== job 5339 ==
Design cpu, start of the top module:
module cpu(clock,reset,imem_addr,imem_data,dmem_addr,dmem_we,dmem_wdata,dmem_rdata);
For scale: ~1600 cells after synthesis, about 300 flip-flops, ~75 I/O pins, ~16000 um2 of cells after synthesis.
make LEC_CHECK=0 CAP_MARGIN=20 CORE_MARGIN=2 CORE_UTILIZATION=23 SLEW_MARGIN=20 finish   # period 7.2 ns
run.sh (not shown) runs the stock make flow with config.mk's settings and CLKGATE_MAP_FILE=.
Inputs modified between job 5339 and job 2095:
# job 5339
export LEC_CHECK = 0
export CAP_MARGIN = 20
export CORE_MARGIN = 2
export CORE_UTILIZATION = 23
export SLEW_MARGIN = 20
create_clock -name core_clock -period 7.2 [get_ports {clock}]
# job 2095
export LEC_CHECK = 0
export CAP_MARGIN = 20
export CORE_MARGIN = 2
export CORE_UTILIZATION = 54
export CTS_CLUSTER_SIZE = 95
export SLEW_MARGIN = 20
create_clock -name core_clock -period 3.59 [get_ports {clock}]
==> comparison <==
- Cmp job 2095 and job 5339 / number of resized instances in the post-cts repair step / lower: job 5339
- [job 2095 vs job 5339] final standard cell area without fillers: higher in job 2095
- Clock transition at the registers of the reported paths delta (job 2095 -> job 5339): insignificant
- Global placement routability congestion shrinks slightly when moving from job 5339 to job 2095.
- Higher final net count goes to job 2095 over job 5339.
- STATUS run=job 2095 STAGES=ALL_DONE FINAL_CHECKS=FAILED CAUSE=setup timing
Changes in job 1145 relative to job 2095:
# job 2095
export LEC_CHECK = 0
export CAP_MARGIN = 20
export CORE_MARGIN = 2
export CORE_UTILIZATION = 54
export CTS_CLUSTER_SIZE = 95
export SLEW_MARGIN = 20
create_clock -name core_clock -period 3.59 [get_ports {clock}]
# job 1145
export LEC_CHECK = 0
export ABC_AREA = 1
export CAP_MARGIN = 20
export CORE_MARGIN = 2
export CORE_UTILIZATION = 40
export GPL_ROUTABILITY_DRIVEN = 0
export MAX_ROUTING_LAYER = met4
export SETUP_SLACK_MARGIN = 1.42
export SLEW_MARGIN = 35
create_clock -name core_clock -period 8.0 [get_ports {clock}]
Notes after the runs:
Compared with job 2095, the router placed more vias in job 1145. Job 1145: all stages complete, timing, DRC and antenna checks passed. From job 2095 to job 1145 the numbers moved as follows: flop share of the area has increased; HPWL after detailed placement has increased.
Changes in job 8747 relative to job 1145:
# job 1145
export LEC_CHECK = 0
export ABC_AREA = 1
export CAP_MARGIN = 20
export CORE_MARGIN = 2
export CORE_UTILIZATION = 40
export GPL_ROUTABILITY_DRIVEN = 0
export MAX_ROUTING_LAYER = met4
export SETUP_SLACK_MARGIN = 1.42
export SLEW_MARGIN = 35
create_clock -name core_clock -period 8.0 [get_ports {clock}]
# job 8747
export LEC_CHECK = 0
export CAP_MARGIN = 0
export CORE_MARGIN = 2
export CORE_UTILIZATION = 72
export SLEW_MARGIN = 20
create_clock -name core_clock -period 4.79 [get_ports {clock}]
## What came out
Among job 1145 and job 8747, a clean, completed layout was produced by job 1145 alone. STATUS run=job 8747 STAGES=ALL_DONE FINAL_CHECKS=FAILED CAUSE=setup timing. Job 8747 vs job 1145 — met1 demand-to-capacity share in global routing rose 21 points. As of job 8747, number of distinct standard cells referenced by the synthesized netlist had risen by more than a quarter compared to job 1145. When the final numbers for job 1145 and job 8747 were put side by side, the wire length turned out to be greater in job 8747. Of job 1145 and job 8747, job 1145 shows the higher final net count, with job 8747 below it. Note that the synthesized cell count recorded for job 1145 amounts to 1.4 times the value seen in job 8747. Job 8747: post-route clock period utilization 38 points above job 1145. | wire length of the first global-routing pass | job 8747 vs job 1145 | 1700 um lower |. Area taken by flip-flops and latches: job 8747 vs job 1145, no meaningful difference. The run showing the smaller clock skew is job 1145. Looking at total power after layout across job 1145 and job 8747, the one that comes out lower is job 1145.
Edits applied to the flow inputs when going from job 8747 to job 9353:
# job 8747
export LEC_CHECK = 0
export CAP_MARGIN = 0
export CORE_MARGIN = 2
export CORE_UTILIZATION = 72
export SLEW_MARGIN = 20
create_clock -name core_clock -period 4.79 [get_ports {clock}]
# job 9353
export LEC_CHECK = 0
export CAP_MARGIN = 20
export CORE_ASPECT_RATIO = 1.5
export CORE_MARGIN = 2
export CORE_UTILIZATION = 40
export PLACE_DENSITY_LB_ADDON = 0.05
export SLEW_MARGIN = 20
create_clock -name core_clock -period 8.0 [get_ports {clock}]
- Looking at the reports, job 9353 completed the entire flow and the layout it produced met the timing, design-rule and antenna checks.
- Job 8747 → job 9353: tightest hold margin increased 9.8 ps, chip width increased 14 um, met1 global-route usage decreased 29 points.
- Final area: job 8747 and job 9353 compared, lower one is job 9353
- Going from job 8747 to job 9353, the number of global-route vias before repair was found to have gone down by about 12%.
- Changes observed in job 9353 relative to job 8747: overall global routing resource usage saw a decrease; transition time at the pin with the least slew margin went up by 43 ps.
The inputs of job 2323 differ from those of job 9353 as listed below.
# job 9353
export LEC_CHECK = 0
export CAP_MARGIN = 20
export CORE_ASPECT_RATIO = 1.5
export CORE_MARGIN = 2
export CORE_UTILIZATION = 40
export PLACE_DENSITY_LB_ADDON = 0.05
export SLEW_MARGIN = 20
create_clock -name core_clock -period 8.0 [get_ports {clock}]
# job 2323
export LEC_CHECK = 0
export CAP_MARGIN = 20
export CORE_MARGIN = 2
export CORE_UTILIZATION = 40
export SLEW_MARGIN = 20
create_clock -name core_clock -period 8.0 [get_ports {clock}]
==> comparison <==
Highest clock frequency the design can meet, job 2323 vs job 9353: down by a few percent. Comparing job 9353 and job 2323, the lower multi-input gate share of total cell area was measured on job 2323. Lower combinational cell fraction of total power goes to job 2323 over job 9353. Comparing job 9353 against job 2323, there is no change at all in synthesis area per yosys. Flip-flop count: job 9353 vs job 2323 identical. Taking job 2323 as 1.0, job 9353 lands at 1.11 on total wirelength of the detailed-routed design. Required time at the worst-slack endpoint (higher): job 9353. Routing usage on met1: job 9353 and job 2323 compared, higher one is job 2323. Design area for job 2323: 140 um2 up relative to job 9353.
Power is estimated from default activity; no workload was simulated.
